==> flow/design.v <==
module averager
    #(parameter int
        power = 8,  
        N = 12)     
    (
        input logic clk,
        reset,
        EN,
        input logic [N-1:0] Din,    
        output logic [N-1:0] Q      
    );
    logic [N-1:0] REG_ARRAY [2**power:1];
    logic [power+N-1:0] sum;
    assign Q = sum[power+N-1:power];
    always_ff @(posedge clk) begin
        if (reset) begin
            sum <= 0;
            for (int j = 1; j <= 2**power; j++) begin
                REG_ARRAY[j] <= 0;
            end
        end
        else if (EN) begin
            sum <= sum + Din - REG_ARRAY[2**power];
            for (int j = 2**power; j > 1; j--) begin
                REG_ARRAY[j] <= REG_ARRAY[j-1];
            end
            REG_ARRAY[1] <= Din;
        end
    end
endmodule
module adc_processing #(
    parameter int SCALING_FACTOR = 310866,
    parameter int SHIFT_FACTOR   = 19,
    parameter int NEGATIVE_FACTOR = 12
) (
    input  logic        clk,
    input  logic        reset,
    input  logic        ready,
    input  logic [15:0] data,
    output logic [15:0] ave_data,
    output logic [15:0] scaled_adc_data
);
    localparam int SCALING_FACTOR_WIDTH = $clog2(SCALING_FACTOR) + 1;
    localparam int INTERMEDIATE_WIDTH = 16 + SCALING_FACTOR_WIDTH;
    logic [INTERMEDIATE_WIDTH-1:0] scaled_adc_data_temp; 
    logic [15:0] scaled_adc_data_pipe;
    averager #(
        .power(8),  
        .N(16)      
    ) AVERAGER (
        .reset(reset),
        .clk(clk),
        .EN(ready),
        .Din(data),
        .Q(ave_data)
    );
    always_ff @(posedge clk) begin
        if (reset) begin
            scaled_adc_data <= 0;
            scaled_adc_data_temp <= 0;
            scaled_adc_data_pipe <= 0;
        end
        else if (ready) begin
            scaled_adc_data_temp <= ave_data * SCALING_FACTOR;             
            scaled_adc_data_pipe <= scaled_adc_data_temp >> SHIFT_FACTOR;  
            scaled_adc_data      <= scaled_adc_data_pipe - 12;             
        end                                                
    end                                                    
endmodule
==> flow/config.mk <==
export PLATFORM = sky130hd
export DESIGN_NAME = adc_processing
export DESIGN_NICKNAME = adc_processing
export VERILOG_FILES = /design/flow/design.v
export SDC_FILE = /design/flow/constraint.sdc
export NUM_CORES = 4
export LEC_CHECK = 0
export ABC_AREA = 0
export CAP_MARGIN = 20
export CELL_PAD_IN_SITES_DETAIL_PLACEMENT = 2
export CORE_MARGIN = 5
export CORE_UTILIZATION = 40
export GPL_TIMING_DRIVEN = 1
export HOLD_SLACK_MARGIN = 0.01
export SLEW_MARGIN = 20
==> flow/constraint.sdc <==
create_clock -name core_clock -period 5.93 [get_ports {clk}]
set_input_delay 1.1860 -clock core_clock [delete_from_list [all_inputs] [get_ports {clk}]]
set_output_delay 1.1860 -clock core_clock [all_outputs]
set_load 0.01 [all_outputs]
run.sh (not shown) runs the stock make flow with config.mk's settings and CLKGATE_MAP_FILE=.
Then changed:
ABC_AREA = 1   (was 0)
CELL_PAD_IN_SITES_DETAIL_PLACEMENT = not set   (was 2)
CORE_MARGIN = 2   (was 5)
CORE_UTILIZATION = 72   (was 40)
CTS_CLUSTER_SIZE = 14   (was not set)
GPL_TIMING_DRIVEN = not set   (was 1)
HOLD_SLACK_MARGIN = not set   (was 0.01)
PLACE_DENSITY_LB_ADDON = 0.15   (was not set)
SETUP_SLACK_MARGIN = 1.3   (was not set)
clock period = 4.43 ns   (was 5.93 ns; I/O delays follow)
What happened:
- The new run completed and failed the layout checks on setup timing
- final area shrinks by a few percent
- worst hold slack got worse by 0.024 ns
- die area shrinks by well over a third
- worst setup slack got worse by 0.67 ns
- routed wire length shrinks by about a fifth
- power grows by well over a third
Then changed:
CAP_MARGIN = 40   (was 20)
CTS_CLUSTER_SIZE = 15   (was 14)
PLACE_DENSITY = 0.94   (was not set)
PLACE_DENSITY_LB_ADDON = not set   (was 0.15)
SETUP_SLACK_MARGIN = not set   (was 1.3)
clock period = 3.54 ns   (was 4.43 ns; I/O delays follow)
The changed run finished but failed the layout checks on setup timing.
Area after synthesis stays the same.
Total power is higher by 25%.
First-iteration DRC count is higher by 29%.
Then changed:
ABC_AREA = not set   (was 1)
CAP_MARGIN = 20   (was 40)
CTS_CLUSTER_SIZE = not set   (was 15)
PLACE_DENSITY = not set   (was 0.94)
PLACE_DENSITY_LB_ADDON = 0.0   (was not set)
SETUP_SLACK_MARGIN = 1.3   (was not set)
clock period = 4.43 ns   (was 3.54 ns; I/O delays follow)
The new run ran to the end with violations: setup timing.
Non-clock buffer count went down by 121.
Global-route usage shrinks by 5.7 points.
Clock power came out lower by 21%.
No activity file was given, so power comes from the tool's default toggle rates.
